==> 01-23 <==
// mainModule
module mainModule(
		input clk, input reset,
		output [31:0] imem_addr, input [31:0] imem_data,
		output wb_alu_we, output [2:0] wb_alu_rd, output [31:0] wb_alu_data,
		output wb_mem_we, output [2:0] wb_mem_rd, output [7:0] wb_mem_data,
		output [3:0] flags
	);
	wire IF_flush, ID_flush, EX_flush; 
	wire pcWrite, p1_pipeline_regWrite;
	wire p2_pipeline_regWrite, p2_pipeline_stall;
	wire hu_pcWrite, hu_p1_regWrite, hu_stall;
	wire p3_pipeline_regWrite = 1'b1;
	wire [1:0]  f_mem_reg_rn_sel, f_alu_reg_rm_sel, f_alu_reg_rn_sel;	 
	wire [1:0] f_mem_reg_rd_sel;
	wire f_memStage_mem_rd_sel;
	wire [31:0] p2_pc_branchTarget, pc_jumpTarget; 
	wire [1:0] pcSrc;
	wire [15:0] p1_aluInstr, p1_memInstr;  
	wire [31:0] p1_pc_plus4;
	IFStage the_IFStage(
		clk, reset, p1_pipeline_regWrite, IF_flush, 
		pcWrite, 	p2_pc_branchTarget, pc_jumpTarget, 
		pcSrc,  
		p1_aluInstr, p1_memInstr, p1_pc_plus4,
		imem_addr, imem_data
	);
	wire p2_memRead, p2_memWrite, p2_alu_regWrite, p2_mem_regWrite, p2_flag_regWrite;
	wire p2_aluOp, p2_aluSrcB;
	wire p2_isBranch, p2_isJump; 
	wire p3_memRead, p3_memWrite, p3_alu_regWrite, p3_mem_regWrite;
	wire p4_alu_regWrite, p4_mem_regWrite;
	wire [2:0] p2_alu_rm, p2_alu_rn, p2_alu_rd, p2_mem_rn, p2_mem_rd;
	wire [2:0] p3_alu_rd, p3_mem_rd;
  ...
clock: 10.2 ns
lec_check: 0
cap_margin: 35
cell_pad_in_sites_detail_placement: 1
cell_pad_in_sites_global_placement: 3
core_aspect_ratio: 1.07
core_margin: 2
core_utilization: 67
cts_cluster_diameter: 245
cts_cluster_size: 19
min_routing_layer: met1
place_density: 0.89
setup_slack_margin: -0.75
slew_margin: 20
run.sh (not shown) runs the stock make flow with config.mk's settings and CLKGATE_MAP_FILE=.
==> 05-18 (differences from 01-23) <==
Settings changed: CAP_MARGIN 35 to 20, CELL_PAD_IN_SITES_DETAIL_PLACEMENT 1 to unset, CELL_PAD_IN_SITES_GLOBAL_PLACEMENT 3 to 0, CORE_ASPECT_RATIO 1.07 to unset, CORE_UTILIZATION 67 to 53, CTS_CLUSTER_SIZE 19 to unset, PLACE_DENSITY 0.89 to 0.64, SETUP_SLACK_MARGIN -0.75 to unset, TNS_END_PERCENT set to 15.
==> flow/constraint.sdc (replaced) <==
create_clock -name core_clock -period 2.66 [get_ports {clk}]
set_input_delay 0.5320 -clock core_clock [delete_from_list [all_inputs] [get_ports {clk}]]
set_output_delay 0.5320 -clock core_clock [all_outputs]
set_load 0.01 [all_outputs]
==> results <==
metric                                                                                   05-18                   01-23
Simple Share, Synth                                                                      0.211                   0.211
Distinct lib cells                                                                          84                      84
Leading cell type by number of instances after synthesis                               nand2_1                 nand2_1
Portion of synthesized cell area occupied by the leading cell type                       0.369                   0.369
Fraction of synthesized area in multiplexers                                            0.0410                  0.0410
Xor/xnor share of the synthesized area                                                  0.0337                  0.0337
Number of placement rows                                                                    92                      85
Die outline area                                                                    65,700 µm²              52,200 µm²
Post-synthesis average cell area                                                      7.62 µm²                7.62 µm²
Floorplan die width                                                                     256 µm                  221 µm
Core Util at FP                                                                          0.536                   0.674
Post-synth EDFFs                                                                             0                       0
Standard cell core area                                                             63,000 µm²              50,100 µm²
Cell Area, Synth                                                                    33,800 µm²              33,800 µm²
Die boundary height                                                                     256 µm                  236 µm
Post-Synth AOI/OAI Area                                                                  0.260                   0.260
Cell count after synthesis                                                               4,433                   4,433
Result of the run                                                   complete, but fails checks  stopped before the end
Failing step                                                                                 -    3_1_place_gp_skip_io
Layout check failures                                                     negative setup slack                       -

==> run R: inputs <==
Starting RTL as in the previous note.
make LEC_CHECK=0 CAP_MARGIN=20 CORE_MARGIN=2 CORE_UTILIZATION=72 CTS_CLUSTER_SIZE=57 PLACE_DENSITY_LB_ADDON=0.0 SETUP_SLACK_MARGIN=-0.4 SLEW_MARGIN=20 finish   # period 5.17 ns
==> run G: changes against run R <==
--- a/flow/config.mk
+++ b/flow/config.mk
@@ -7,8 +7,7 @@
 export LEC_CHECK = 0
 export CAP_MARGIN = 20
 export CORE_MARGIN = 2
-export CORE_UTILIZATION = 72
-export CTS_CLUSTER_SIZE = 57
-export PLACE_DENSITY_LB_ADDON = 0.0
-export SETUP_SLACK_MARGIN = -0.4
+export CORE_UTILIZATION = 40
+export PLACE_DENSITY = 0.6
+export SETUP_SLACK_MARGIN = 0.43
 export SLEW_MARGIN = 20
==> flow/constraint.sdc (replaced) <==
create_clock -name core_clock -period 8.25 [get_ports {clk}]
set_input_delay 1.6500 -clock core_clock [delete_from_list [all_inputs] [get_ports {clk}]]
set_output_delay 1.6500 -clock core_clock [all_outputs]
set_load 0.01 [all_outputs]
==> run X: changes against run R <==
--- a/flow/config.mk
+++ b/flow/config.mk
@@ -7,8 +7,6 @@
 export LEC_CHECK = 0
 export CAP_MARGIN = 20
 export CORE_MARGIN = 2
-export CORE_UTILIZATION = 72
-export CTS_CLUSTER_SIZE = 57
-export PLACE_DENSITY_LB_ADDON = 0.0
-export SETUP_SLACK_MARGIN = -0.4
+export CORE_UTILIZATION = 60
+export PLACE_DENSITY = 0.6
 export SLEW_MARGIN = 20
==> flow/constraint.sdc (replaced) <==
create_clock -name core_clock -period 6.5 [get_ports {clk}]
set_input_delay 1.3000 -clock core_clock [delete_from_list [all_inputs] [get_ports {clk}]]
set_output_delay 1.3000 -clock core_clock [all_outputs]
set_load 0.01 [all_outputs]
==> run Z: changes against run R <==
--- a/flow/config.mk
+++ b/flow/config.mk
@@ -7,8 +7,8 @@
 export LEC_CHECK = 0
 export CAP_MARGIN = 20
 export CORE_MARGIN = 2
-export CORE_UTILIZATION = 72
-export CTS_CLUSTER_SIZE = 57
-export PLACE_DENSITY_LB_ADDON = 0.0
-export SETUP_SLACK_MARGIN = -0.4
+export CORE_UTILIZATION = 70
+export CTS_CLUSTER_SIZE = 31
+export MAX_ROUTING_LAYER = met4
+export SETUP_SLACK_MARGIN = 1.15
 export SLEW_MARGIN = 20
==> flow/constraint.sdc (replaced) <==
create_clock -name core_clock -period 4.58 [get_ports {clk}]
set_input_delay 0.9160 -clock core_clock [delete_from_list [all_inputs] [get_ports {clk}]]
set_output_delay 0.9160 -clock core_clock [all_outputs]
set_load 0.01 [all_outputs]
==> comparison table <==
Number of nets at the end of the flow: run G 4,288; run R 4,560; run X 4,358; run Z 4,721
Number of levels the H-tree was split into: run G 3; run R 2; run X 3; run Z 3
Routed length on met3: run G 12,600 um; run R 19,100 um; run X 14,100 um; run Z 22,700 um
Fill count: run G 8,436; run R 2,983; run X 4,833; run Z 2,592
Run status: run G no timing/DRC/antenna violations; run R failed layout checks; run X no timing/DRC/antenna violations; run Z failed layout checks
Reasons for failing layout checks: run G -; run R setup timing; run X -; run Z setup timing
Worst reg2reg path startpoint: run G theIDStage.p2.reg_alu_rn.d1.q$_SDFFE_PP0N_; run R theIDStage.p2.reg_alu_rn.d2.q$_SDFFE_PP0N_; run X theMEMStage.p4.reg_mem_rd.d2.q$_SDFF_PP0_; run Z theMEMStage.p4.reg_mem_rd.d2.q$_SDFF_PP0_
WHS Endpoint: run G theIDStage.flag_register.reg_flag_n.d0.q$_SDFF_PP0_; run R theIDStage.flag_register.reg_flag_c.d0.q$_SDFF_PP0_; run X theIDStage.flag_register.reg_flag_v.d0.q$_SDFF_PP0_; run Z theIDStage.flag_register.reg_flag_n.d0.q$_SDFF_PP0_
Leakage power summed over all cells: run G 12.9 nW; run R 14.4 nW; run X 13.4 nW; run Z 15.5 nW
Met1 demand-to-capacity share in global routing: run G 38.9%; run R 60.6%; run X 53.2%; run Z 61.2%
Cell internal pwr: run G 0.00661 W; run R 0.0109 W; run X 0.00865 W; run Z 0.0130 W
CP Data Required Time: run G 8.83 ns; run R 5.76 ns; run X 7.05 ns; run Z 5.15 ns
Stage delay of the slowest cell on the critical path: run G 0.71 ns; run R 0.54 ns; run X 0.53 ns; run Z 0.55 ns
Flop2flop setup slack: run G 0.81 ns; run R -1.04 ns; run X 0.15 ns; run Z -1.63 ns
Diode count: run G 1; run R 2; run X 1; run Z 13
Share of cell area taken by flip-flops and latches: run G 33.5%; run R 31.9%; run X 33.2%; run Z 30.1%
Slew HR: run G 19.1%; run R 11.2%; run X 20.4%; run Z 18.3%
Total power of the final layout: run G 0.0113 W; run R 0.0186 W; run X 0.0146 W; run Z 0.0226 W
Routed length per placed instance: run G 25.2 um; run R 25.3 um; run X 25.2 um; run Z 27.2 um
Comb/total area: run G 51.1%; run R 49.9%; run X 51.0%; run Z 48.9%
Detailed Route Iter0 Violations: run G 3,925; run R 6,636; run X 4,403; run Z 8,208
Clock tree cell share of total cell area: run G 6.17%; run R 5.34%; run X 6.31%; run Z 5.44%
Post-CTS sizing: run G 0; run R 22; run X 4; run Z 158
Cell with the biggest individual delay on the critical path: run G or4_2; run R or4_4; run X or4_1; run Z or4_1
Power and IR drop assume default switching activity.
